==> try-yarrow <==
// cpu
module cpu(clk,rst_n, iaddr, instr, wdata, we, addr, re, rdata, hlt);
input clk,rst_n;
input [15:0] instr;				 
input [15:0] rdata; 			 
output we, re; 
output [15:0] iaddr;			 
output [15:0] addr; 
output [15:0] wdata; 
output hlt;						 
wire [11:0] instr_ID_EX;		 
wire [15:0] src0,src1;			 
wire [15:0] dst_EX_DM;			 
wire [15:0] dst_ID_EX;			 
wire [15:0] pc_ID_EX;			 
wire [15:0] pc_EX_DM;			 
wire [15:0] rf_w_data_DM_WB;	 
wire [15:0] p0,p1;				 
wire [3:0] rf_p0_addr;			 
wire [3:0] rf_p1_addr;			 
wire [3:0] rf_dst_addr_DM_WB;	 
wire [2:0] alu_func_ID_EX;		 
wire [1:0] src0sel_ID_EX;		 
wire [1:0] src1sel_ID_EX;		 
wire [2:0] cc_ID_EX;			 
wire [15:0] p0_EX_DM;			 
wire stall_IM_ID,stall_ID_EX,stall_EX_DM;
wire flow_change_ID_EX,zr_EX_DM,br_instr_ID_EX,jmp_imm_ID_EX,jmp_reg_ID_EX,jmp_imm_EX_DM;
wire rf_re0,rf_re1,rf_we_DM_WB,dm_re_EX_DM,dm_we_EX_DM,clk_z_ID_EX,clk_nv_ID_EX;
wire hlt_DM_WB,byp0_EX,byp0_DM,byp1_EX,byp1_DM;
wire ov,zr,neg;
pc iPC(.clk(clk), .rst_n(rst_n), .stall_IM_ID(stall_IM_ID), .pc(iaddr), .dst_ID_EX(dst_ID_EX),
       .pc_ID_EX(pc_ID_EX), .pc_EX_DM(pc_EX_DM), .flow_change_ID_EX(flow_change_ID_EX));
id	iID(.clk(clk), .rst_n(rst_n), .instr(instr), .zr_EX_DM(zr_EX_DM), .br_instr_ID_EX(br_instr_ID_EX),
        .jmp_imm_ID_EX(jmp_imm_ID_EX), .jmp_reg_ID_EX(jmp_reg_ID_EX), .jmp_imm_EX_DM(jmp_imm_EX_DM), .rf_re0(rf_re0),
		.rf_re1(rf_re1), .rf_we_DM_WB(rf_we_DM_WB), .rf_p0_addr(rf_p0_addr), .rf_p1_addr(rf_p1_addr),
		.rf_dst_addr_DM_WB(rf_dst_addr_DM_WB), .alu_func_ID_EX(alu_func_ID_EX),
		.src0sel_ID_EX(src0sel_ID_EX), .src1sel_ID_EX(src1sel_ID_EX), .dm_re_EX_DM(dm_re_EX_DM),
		.dm_we_EX_DM(dm_we_EX_DM), .clk_z_ID_EX(clk_z_ID_EX), .clk_nv_ID_EX(clk_nv_ID_EX),
		.instr_ID_EX(instr_ID_EX), .cc_ID_EX(cc_ID_EX), .stall_IM_ID(stall_IM_ID),
		.stall_ID_EX(stall_ID_EX), .stall_EX_DM(stall_EX_DM), .hlt_DM_WB(hlt_DM_WB),
		.byp0_EX(byp0_EX), .byp0_DM(byp0_DM), .byp1_EX(byp1_EX), .byp1_DM(byp1_DM),
		.flow_change_ID_EX(flow_change_ID_EX));
  ...
clock: 1.57 ns
lec_check: 0
abc_area: 1
cap_margin: 20
core_margin: 2
core_utilization: 64
slew_margin: 20
run.sh (not shown) runs the stock make flow with config.mk's settings and CLKGATE_MAP_FILE=.
==> inputs of try-nickel, as changes to try-yarrow <==
- CELL_PAD_IN_SITES_GLOBAL_PLACEMENT: default -> 2
- CORE_ASPECT_RATIO: default -> 1.82
- CORE_MARGIN: 2 -> 4
- CORE_UTILIZATION: 64 -> 26
- GPL_TIMING_DRIVEN: default -> 1
- SETUP_SLACK_MARGIN: default -> 1.39
- SLEW_MARGIN: 20 -> 30
==> flow/constraint.sdc (replaced) <==
create_clock -name core_clock -period 6.2 [get_ports {clk}]
set_input_delay 1.2400 -clock core_clock [delete_from_list [all_inputs] [get_ports {clk}]]
set_output_delay 1.2400 -clock core_clock [all_outputs]
set_load 0.01 [all_outputs]
==> comparison <==
try-yarrow died in global routing (5_1_grt) on GRT-0116. try-nickel completed without violations. Area after synthesis is the same in try-nickel and try-yarrow. Die area: try-nickel is larger than try-yarrow (150%). In synthesized cell count, try-yarrow and try-nickel do not differ.
==> figures <==
|  | try-nickel | try-yarrow |
|---|---|---|
| Outcome | no timing/DRC/antenna violations | stopped before the end |
| Stage where the flow stopped | - | global routing (5_1_grt) |
| Post-Place Cell Area | 26,100 um^2 | 29,200 um^2 |
| Post-cts hold buffer count | 0 | 1 |
| Routability-driven placement congestion ratio | 0.941 | 1.07 |
| Row count | 149 | 70 |
| Area of the placeable core | 90,800 um^2 | 36,600 um^2 |
| Floorplan-stage core utilization | 26.2% | 65.1% |
| Half-perimeter wire length after detailed placement | 76.7 mm | 65.0 mm |
| Num CTS Buffers | 47 | 48 |
| Post-synth tally of flip-flops with integrated enable | 272 | 272 |
| Post-Place Cells | 4,022 | 3,727 |
| Number of buffers between clock root and the deepest sink | 3 | 3 |
| Width of the chip | 232 um | 197 um |
| CTS-repair resized insts | 8 | 361 |
| Warning count from the yosys run | 7 | 7 |
| Floorplan die height | 416 um | 197 um |
| Setup WS pre-CTS | 1.02 ns | -2.40 ns |
| Die area | 96,800 um^2 | 38,800 um^2 |
| XOR/XNOR Area Share | 1.73% | 1.73% |
| Post-CTS Setup Bufs | 0 | 104 |
